// desiredDrive_reg
module desiredDrive_reg(
    input clk, rst_n,
    input [11:0] avg_torque,
    input [4:0] cadence,
    input not_pedaling,
    input [12:0] incline,
    input [2:0] scale,
    output logic [11:0] target_curr
);
Size: ~11000 um2 of cells after synthesis.
clock: 11.4 ns
lec_check: 0
cap_margin: 20
core_margin: 2
core_utilization: 72
place_density_lb_addon: 0.2
slew_margin: 20
run.sh (not shown) runs the stock make flow with config.mk's settings and CLKGATE_MAP_FILE=.
The starting point produced a layout that fails on setup timing.
Then changed:
Settings changed: CORE_UTILIZATION 72 to 65, PLACE_DENSITY_LB_ADDON 0.2 to default.
Clock period 11.4 ns to 16.3 ns, I/O delays scaled along.
=> Now the flow finished with timing, DRC and antenna clean. Clock skew stays flat. Routed wire length goes down by 31%. Worst setup slack is better by 3.5 ns. Non-clock buffer count is lower by 106. Design area drops by 11%. Area after synthesis does not change. Final cell count goes down by 4.5%. Maximum frequency shrinks by 11%. Clock-buffer cell count stays the same. Global-route usage is lower by 6.4 points.
Then changed:
Settings changed: ABC_AREA from default to 1, CORE_UTILIZATION 65 to 66.
Clock period 16.3 ns to 6.43 ns, I/O delays scaled along.
After rerunning:
- With this change the flow failed in global routing (GRT-0232)
- synthesized cell count goes up by 14%
- die area came out lower by 0.30%
- synthesized area rose by about 1.2%
Then changed:
Settings changed: ABC_AREA 1 to default, CORE_UTILIZATION 66 to 40.
Clock period 6.43 ns to 13.0 ns, I/O delays scaled along.
After rerunning: With this change the flow passed the timing, DRC and antenna checks. Synthesized cell count decreases by roughly a tenth. Synthesized area fell slightly. Die size went up by well over a third.
Then changed:
Settings changed: CTS_CLUSTER_DIAMETER from default to 63, CTS_CLUSTER_SIZE from default to 100, TNS_END_PERCENT from default to 20.
Effect: The new run produced a clean layout; count of clock-buffer cells in the layout does not change; global-route usage does not change.
Then changed:
Settings changed: CTS_CLUSTER_DIAMETER 63 to 333, TNS_END_PERCENT 20 to 10.
After rerunning: Synthesized cell count is unchanged. Design area stays the same. Synthesized area is unchanged. Non-clock buffer count stays the same. Core utilization is unchanged. Critical path depth is unchanged. Clock-buffer cell count stays the same.

The RTL this note starts from:
==> flow/design.v <==
module incline_sat(
    input [12:0] incline,
    output [9:0] incline_sat
);
assign incline_sat = (~incline[12] && |incline[12:9]) ? 10'h1FF : 
                    (incline[12] && ~(&incline[12:9])) ? 10'h200 : incline[9:0];
endmodule
module desiredDrive(
    input [11:0] avg_torque,
    input [4:0] cadence,
    input not_pedaling,
    input [12:0] incline,
    input [2:0] scale,
    output [11:0] target_curr
);
localparam TORQUE_MIN = 12'h380;
localparam TOO_SMALL = 5'h05;
logic [9:0] inc_sat;
incline_sat i1( .incline(incline), .incline_sat(inc_sat));
logic [10:0] incline_factor;
assign incline_factor = {inc_sat[9], inc_sat[9:0]} + 11'd256;
logic [8:0] incline_factor_limit;
assign incline_factor_limit = (incline_factor[10] == 1'b1) ? 9'h000 : (incline_factor[9]) ? 9'h1FF : incline_factor[8:0];
logic [5:0] cadence_factor;
assign cadence_factor = (|cadence[4:1]) ? ({1'b0, cadence} + 6'd32) : 6'h00;
logic [12:0]torque_off;
assign torque_off = {1'b0, avg_torque} - {1'b0, TORQUE_MIN};
logic [12:0] torque_pos;
assign torque_pos = (torque_off[12] == 1'b1) ? 12'h000 : torque_off[11:0];
logic [30:0]assist_prod;
assign assist_prod = not_pedaling ? 30'h00000000 : (torque_pos * incline_factor_limit * cadence_factor * scale);
assign target_curr = (|assist_prod[29:27]) ? 12'hFFF : assist_prod[26:15];
endmodule
module desiredDrive_reg(
    input clk, rst_n,
    input [11:0] avg_torque,
    input [4:0] cadence,
    input not_pedaling,
    input [12:0] incline,
    input [2:0] scale,
    output logic [11:0] target_curr
);
logic [11:0] avg_torque_r;
logic [4:0] cadence_r;
logic not_pedaling_r;
logic [12:0] incline_r;
logic [2:0] scale_r;
logic [11:0] target_curr_nxt;
always_ff @(posedge clk, negedge rst_n) begin
    if (!rst_n) begin
        avg_torque_r <= 12'h000;
        cadence_r <= 5'h00;
        not_pedaling_r <= 1'b0;
        incline_r <= 13'h0000;
        scale_r <= 3'h0;
    end
    else begin
        avg_torque_r <= avg_torque;
        cadence_r <= cadence;
        not_pedaling_r <= not_pedaling;
        incline_r <= incline;
        scale_r <= scale;
    end
end
desiredDrive iDD(.avg_torque(avg_torque_r), .cadence(cadence_r), .not_pedaling(not_pedaling_r),
                 .incline(incline_r), .scale(scale_r), .target_curr(target_curr_nxt));
always_ff @(posedge clk, negedge rst_n) begin
    if (!rst_n)
        target_curr <= 12'h000;
    else
        target_curr <= target_curr_nxt;
end
endmodule
clock: 14.5 ns
lec_check: 0
abc_area: 0
cap_margin: 0
core_margin: 8
core_utilization: 39
cts_cluster_diameter: 198
cts_cluster_size: 43
gpl_routability_driven: 0
gpl_timing_driven: 1
max_routing_layer: met4
place_density_lb_addon: 0.21
setup_slack_margin: 2.67
slew_margin: 35
tns_end_percent: 90
The starting point produced a clean layout.
Then changed:
Settings changed: CAP_MARGIN 0 to 15, CORE_MARGIN 8 to 2, CORE_UTILIZATION 39 to 72, CTS_CLUSTER_DIAMETER 198 to unset, CTS_CLUSTER_SIZE 43 to unset, GPL_ROUTABILITY_DRIVEN 0 to 1, PLACE_DENSITY_LB_ADDON 0.21 to 0.0, SETUP_SLACK_MARGIN 2.67 to unset.
Clock period 14.5 ns to 11.6 ns, I/O delays scaled along.
Effect: Now the flow finished with negative setup slack left. Global-route usage grows by 17 points. Synthesized area is unchanged. Routed wire length grows by 15%. Maximum frequency shrinks by 4.8%. Worst setup slack degrades by 3500 ps. Synthesized cell count stays the same. Via count grows by 11%. First-iteration DRC count grows to 3.5 times its value. Final area shrinks by 0.31%. Core utilization grows by 40 points. Die area shrinks by 52%.
Then changed:
Settings changed: CAP_MARGIN 15 to 40, CTS_CLUSTER_DIAMETER set to 224, CTS_CLUSTER_SIZE set to 64, PLACE_DENSITY set to 0.35, PLACE_DENSITY_LB_ADDON 0.0 to unset.
Clock period 11.6 ns to 11.3 ns, I/O delays scaled along.
The changed run reached the layout checks and failed them: negative setup slack.
Worst setup slack got worse by 420 ps.
Via count goes up by 15%.
Cell area climbs by 6.8%.
Core utilization grows by 6.0 points.
Final cell count rises by 4.4%.
Global-route usage went up by 4.6 points.
Non-clock buffer count rose by 71.
Area after synthesis does not change.
Routed wire length increases by 36%.
Then changed:
Settings changed: ABC_AREA 0 to 1, CAP_MARGIN 40 to 20, CTS_CLUSTER_DIAMETER 224 to unset, CTS_CLUSTER_SIZE 64 to unset, GPL_ROUTABILITY_DRIVEN 1 to unset, GPL_TIMING_DRIVEN 1 to unset, MAX_ROUTING_LAYER met4 to unset, PLACE_DENSITY 0.35 to unset, SETUP_SLACK_MARGIN set to -0.58, SLEW_MARGIN 35 to 20, TNS_END_PERCENT 90 to unset.
Clock period 11.3 ns to 5.99 ns, I/O delays scaled along.
Effect:
- The changed run stopped in clock tree synthesis, error DPL-0033
- synthesized area climbs slightly
- synthesized cell count increases by about a fifth
- die area went up slightly

// desiredDrive_reg: RTL as listed in full above, without the edits since
clock: 12.3 ns
lec_check: 0
cap_margin: 20
core_margin: 2
core_utilization: 40
slew_margin: 20
==> next run, changes <==
--- a/flow/config.mk
+++ b/flow/config.mk
@@ -9,3 +9,3 @@
 export CORE_MARGIN = 2
-export CORE_UTILIZATION = 40
+export CORE_UTILIZATION = 64
 export SLEW_MARGIN = 20
==> flow/constraint.sdc (replaced) <==
create_clock -name core_clock -period 9.84 [get_ports {clk}]
set_input_delay 1.9680 -clock core_clock [delete_from_list [all_inputs] [get_ports {clk}]]
set_output_delay 1.9680 -clock core_clock [all_outputs]
set_load 0.01 [all_outputs]
With this change the flow completed, yet does not pass: negative setup slack.
Final area rose by 20%.
Die size fell by 37%.
Clock-buffer cell count does not change.
Setup slack degrades by 2.2 ns.
Core utilization rose by 42 points.

RTL: the design.v shown in full above, as it stands there.
export LEC_CHECK = 0
export ABC_AREA = 0
export CAP_MARGIN = 0
export CORE_MARGIN = 2
export CORE_UTILIZATION = 72
export CTS_CLUSTER_SIZE = 64
export GPL_ROUTABILITY_DRIVEN = 1
export GPL_TIMING_DRIVEN = 1
export MAX_ROUTING_LAYER = met4
export PLACE_DENSITY_LB_ADDON = 0.0
export SLEW_MARGIN = 35
export TNS_END_PERCENT = 90
create_clock -name core_clock -period 11.3 [get_ports {clk}]
The starting point produced a layout that fails on negative setup slack.
Edit:
CAP_MARGIN = 40   (was 0)
CTS_CLUSTER_SIZE = 86   (was 64)
PLACE_DENSITY = 0.38   (was unset)
PLACE_DENSITY_LB_ADDON = unset   (was 0.0)
clock period = 11.6 ns   (was 11.3 ns; I/O delays follow)
=>
- Now the flow ran to the end with no violations
- utilization goes down by 3.8 points
- sequential cell count stays the same
- final cell count went down by about 3.6%
- hold slack gets worse by 22 ps
- routed wire length is lower by 14%
- first-iteration DRC count decreases by about 13%
- worst setup slack is better by 710 ps
Edit:
ABC_AREA = unset   (was 0)
CTS_CLUSTER_SIZE = unset   (was 86)
GPL_ROUTABILITY_DRIVEN = unset   (was 1)
GPL_TIMING_DRIVEN = unset   (was 1)
MAX_ROUTING_LAYER = unset   (was met4)
SLEW_MARGIN = 20   (was 35)
TNS_END_PERCENT = unset   (was 90)
clock period = 11.2 ns   (was 11.6 ns; I/O delays follow)
Outcome: This time the run finished but failed the layout checks on negative setup slack; register-to-register slack loses 2300 ps; hold slack gains 100 ps; clock-buffer cell count is unchanged; worst setup slack loses 2300 ps; final cell count climbs by a few percent; synthesized area is unchanged; flip-flop count does not change; routed wire length went up by well over a third; cell area rose by roughly a tenth; sequential share of layout area is lower by 0.81 points.

// desiredDrive_reg: RTL as listed in full above, without the edits since
clock: 14.5 ns
lec_check: 0
abc_area: 0
cap_margin: 35
cell_pad_in_sites_detail_placement: 2
core_margin: 8
core_utilization: 23
cts_cluster_diameter: 198
cts_cluster_size: 43
gpl_routability_driven: 0
gpl_timing_driven: 0
max_routing_layer: met4
place_density: 0.9
setup_slack_margin: 2.67
slew_margin: 35
tns_end_percent: 90
Next try:
Settings changed: CAP_MARGIN 35 to 25, CELL_PAD_IN_SITES_DETAIL_PLACEMENT 2 to unset, CORE_ASPECT_RATIO set to 1.67, CORE_MARGIN 8 to 2, CORE_UTILIZATION 23 to 32, CTS_CLUSTER_DIAMETER 198 to unset, CTS_CLUSTER_SIZE 43 to unset, GPL_TIMING_DRIVEN 0 to 1, MAX_ROUTING_LAYER met4 to met5, PLACE_DENSITY 0.9 to unset, SETUP_SLACK_MARGIN 2.67 to -1.43, SLEW_MARGIN 35 to 5.
Outcome: Worst hold slack loses 0.033 ns; area after synthesis stays the same; wire length is lower by 71%; clock-buffer cell count does not change; via count went down by 30%.
Next try:
Settings changed: ABC_AREA 0 to unset, CAP_MARGIN 25 to 20, CORE_ASPECT_RATIO 1.67 to unset, CORE_UTILIZATION 32 to 63, GPL_ROUTABILITY_DRIVEN 0 to unset, GPL_TIMING_DRIVEN 1 to unset, MAX_ROUTING_LAYER met5 to unset, SETUP_SLACK_MARGIN -1.43 to unset, SLEW_MARGIN 5 to 20, TNS_END_PERCENT 90 to unset.
Clock period 14.5 ns to 10.7 ns, I/O delays scaled along.
Now the flow finished but fails on negative setup slack. Setup slack gets worse by 1.8 ns. Area after synthesis stays the same. First-iteration DRC count increases by well over a third. Maximum frequency increases by about a fifth.
Next try:
Settings changed: CORE_UTILIZATION 63 to 72, CTS_CLUSTER_DIAMETER set to 223, CTS_CLUSTER_SIZE set to 79.
What happened: The new run produced a layout that fails on negative setup slack. Non-clock buffer count falls by 9. Final cell count fell by 2.6%.
Next try:
Settings changed: ABC_AREA set to 1, CTS_CLUSTER_DIAMETER 223 to unset, CTS_CLUSTER_SIZE 79 to unset, SETUP_SLACK_MARGIN set to 0.52.
Clock period 10.7 ns to 5.99 ns, I/O delays scaled along.
Effect: Now the flow did not get past clock tree synthesis (4_1_cts) with DPL-0038. Area after synthesis is higher by about 1.2%. Die area is higher by 1.2%. Synthesized cell count is higher by about 14%.
